Design SimulatedDevice, start of the top module:
module SimulatedDevice(
    input[1:0] global_state,
    input sys_clk,
    input rx,
    output tx,
    input turn_left_signal,
    input turn_right_signal,
    input move_forward_signal,
    input move_backward_signal,
    input place_barrier_signal,
    input destroy_barrier_signal,
    input rst,
    input clutch,
    input throttle,
    input brake,
    input power_on,
    input power_off,
    output front_detector,
    output back_detector,
    output left_detector,
    output right_detector,
    output move_backward_light,
    output move_forward_light,
    output turn_left_light,
    output turn_right_light,
    output power_light,
    output reg [2:0] state_light,
    output reg [3:0] moving_light,
    output [7:0] seg1,
    output [7:0] seg2,
    output [7:0] an
    );
    wire power;
    reg [1:0] state;
    reg [3:0] moving_state;
    wire manual_power;
    wire [1:0] next_state1;
    wire [1:0] next_state2;
    wire [1:0] next_state3;
  ...
export LEC_CHECK = 0
export CAP_MARGIN = 30
export CELL_PAD_IN_SITES_DETAIL_PLACEMENT = 2
export CORE_ASPECT_RATIO = 0.9
export CORE_MARGIN = 2
export CORE_UTILIZATION = 67
export CTS_CLUSTER_SIZE = 100
export GPL_TIMING_DRIVEN = 1
export HOLD_SLACK_MARGIN = 0.09
export MAX_ROUTING_LAYER = met4
export MIN_ROUTING_LAYER = met2
export PLACE_DENSITY_LB_ADDON = 0.07
export SETUP_SLACK_MARGIN = 2.5
export SLEW_MARGIN = 0
create_clock -name core_clock -period 42.2 [get_ports {sys_clk}]
run.sh (not shown) runs the stock make flow with config.mk's settings and CLKGATE_MAP_FILE=.
The first run ended with an error in 3_5_place_dp.
Rerun with:
==> flow/config.mk (replaced) <==
export PLATFORM = sky130hd
export DESIGN_NAME = SimulatedDevice
export DESIGN_NICKNAME = SimulatedDevice
export VERILOG_FILES = /design/flow/design.v
export SDC_FILE = /design/flow/constraint.sdc
export NUM_CORES = 4
export LEC_CHECK = 0
export CAP_MARGIN = 20
export CORE_MARGIN = 2
export CORE_UTILIZATION = 66
export CTS_CLUSTER_SIZE = 80
export SLEW_MARGIN = 20
==> flow/constraint.sdc (replaced) <==
create_clock -name core_clock -period 15.1 [get_ports {sys_clk}]
set_input_delay 3.0200 -clock core_clock [delete_from_list [all_inputs] [get_ports {sys_clk}]]
set_output_delay 3.0200 -clock core_clock [all_outputs]
set_load 0.01 [all_outputs]
Now the flow completed and failed the layout checks on setup timing.
Die area is higher slightly.
Synthesized area is unchanged.
Synthesized cell count does not change.
Rerun with:
--- a/flow/config.mk
+++ b/flow/config.mk
@@ -6,7 +6,9 @@
 export NUM_CORES = 4
 export LEC_CHECK = 0
+export ABC_AREA = 1
 export CAP_MARGIN = 20
 export CORE_MARGIN = 2
-export CORE_UTILIZATION = 66
-export CTS_CLUSTER_SIZE = 80
+export CORE_UTILIZATION = 72
+export CTS_CLUSTER_DIAMETER = 361
+export PLACE_DENSITY = 0.42
 export SLEW_MARGIN = 20
==> flow/constraint.sdc (replaced) <==
create_clock -name core_clock -period 17.3 [get_ports {sys_clk}]
set_input_delay 3.4600 -clock core_clock [delete_from_list [all_inputs] [get_ports {sys_clk}]]
set_output_delay 3.4600 -clock core_clock [all_outputs]
set_load 0.01 [all_outputs]
Now the flow ran to the end with no violations.
Combinational power goes up by a little under a tenth.
Sequential share of layout area goes up by 5.3 points.
Via count goes down by about a fifth.
Sequential power goes down by roughly a tenth.
Total power goes down by roughly a tenth.
Register-to-register slack is better by 6.2 ns.
Routed wire length goes down by well over a third.
Global-route usage goes down by 7.3 points.
Setup slack is better by 5.3 ns.
Hold slack is worse by 0.0062 ns.


SimulatedDevice again, from the RTL that the note above started with.
make LEC_CHECK=0 CAP_MARGIN=30 CELL_PAD_IN_SITES_DETAIL_PLACEMENT=2 CORE_ASPECT_RATIO=0.9 CORE_MARGIN=2 CORE_UTILIZATION=67 CTS_CLUSTER_SIZE=100 GPL_TIMING_DRIVEN=1 HOLD_SLACK_MARGIN=0.09 MAX_ROUTING_LAYER=met5 PLACE_DENSITY_LB_ADDON=0.07 SETUP_SLACK_MARGIN=2.5 SLEW_MARGIN=0 finish   # period 42.2 ns
The first run ended with an error in 3_5_place_dp (DPL-0033).
Edit:
==> flow/config.mk (replaced) <==
export PLATFORM = sky130hd
export DESIGN_NAME = SimulatedDevice
export DESIGN_NICKNAME = SimulatedDevice
export VERILOG_FILES = /design/flow/design.v
export SDC_FILE = /design/flow/constraint.sdc
export NUM_CORES = 4
export LEC_CHECK = 0
export ABC_AREA = 1
export CAP_MARGIN = 20
export CORE_MARGIN = 2
export CORE_UTILIZATION = 65
export SETUP_SLACK_MARGIN = -0.8
export SLEW_MARGIN = 20
==> flow/constraint.sdc (replaced) <==
create_clock -name core_clock -period 13.3 [get_ports {sys_clk}]
set_input_delay 2.6600 -clock core_clock [delete_from_list [all_inputs] [get_ports {sys_clk}]]
set_output_delay 2.6600 -clock core_clock [all_outputs]
set_load 0.01 [all_outputs]
=> The new run produced a layout that fails on setup timing; die size decreases by 3.3%; synthesized cell count increases by 8.1%; area after synthesis decreases by 6.3%.


SimulatedDevice again, from the RTL that the note above started with.
export LEC_CHECK = 0
export CAP_MARGIN = 20
export CORE_ASPECT_RATIO = 1.57
export CORE_MARGIN = 4
export CORE_UTILIZATION = 41
export HOLD_SLACK_MARGIN = 0.05
export SLEW_MARGIN = 20
export TNS_END_PERCENT = 65
create_clock -name core_clock -period 22.6 [get_ports {sys_clk}]
Then changed:
--- a/flow/config.mk
+++ b/flow/config.mk
@@ -7,0 +8 @@
+export ABC_AREA = 1
@@ -9,4 +10,4 @@
-export CORE_ASPECT_RATIO = 1.57
-export CORE_MARGIN = 4
-export CORE_UTILIZATION = 41
-export HOLD_SLACK_MARGIN = 0.05
+export CORE_MARGIN = 2
+export CORE_UTILIZATION = 72
+export CTS_CLUSTER_DIAMETER = 382
+export CTS_CLUSTER_SIZE = 98
@@ -14 +14,0 @@
-export TNS_END_PERCENT = 65
==> flow/constraint.sdc (replaced) <==
create_clock -name core_clock -period 11.3 [get_ports {sys_clk}]
set_input_delay 2.2600 -clock core_clock [delete_from_list [all_inputs] [get_ports {sys_clk}]]
set_output_delay 2.2600 -clock core_clock [all_outputs]
set_load 0.01 [all_outputs]
After rerunning: This time the run died in global routing on GRT-0232; area after synthesis drops by 6.3%; synthesized cell count climbs by 8.1%; die size drops by 48%.
Then changed:
--- a/flow/config.mk
+++ b/flow/config.mk
@@ -11,3 +11 @@
-export CORE_UTILIZATION = 72
-export CTS_CLUSTER_DIAMETER = 382
-export CTS_CLUSTER_SIZE = 98
+export CORE_UTILIZATION = 58
==> flow/constraint.sdc (replaced) <==
create_clock -name core_clock -period 17.0 [get_ports {sys_clk}]
set_input_delay 3.4000 -clock core_clock [delete_from_list [all_inputs] [get_ports {sys_clk}]]
set_output_delay 3.4000 -clock core_clock [all_outputs]
set_load 0.01 [all_outputs]
With this change the flow completed with no timing, DRC or antenna violations; synthesized cell count is unchanged; synthesized area stays the same; die area went up by 24%.
Then changed:
--- a/flow/config.mk
+++ b/flow/config.mk
@@ -8 +7,0 @@
-export ABC_AREA = 1
@@ -11 +10 @@
-export CORE_UTILIZATION = 58
+export CORE_UTILIZATION = 18
==> flow/constraint.sdc (replaced) <==
create_clock -name core_clock -period 39.5 [get_ports {sys_clk}]
set_input_delay 7.9000 -clock core_clock [delete_from_list [all_inputs] [get_ports {sys_clk}]]
set_output_delay 7.9000 -clock core_clock [all_outputs]
set_load 0.01 [all_outputs]
What happened: The changed run completed with no timing, DRC or antenna violations. Synthesized cell count decreases by 7.5%. Cell count increases by 18%. Synthesized area increases by 6.7%. Wire length increases by 20%. Worst hold slack gets worse by 6.8 ps. Cell area increases by 5.0%.
Power figures rest on the tool's default switching activity, not on a simulated workload.
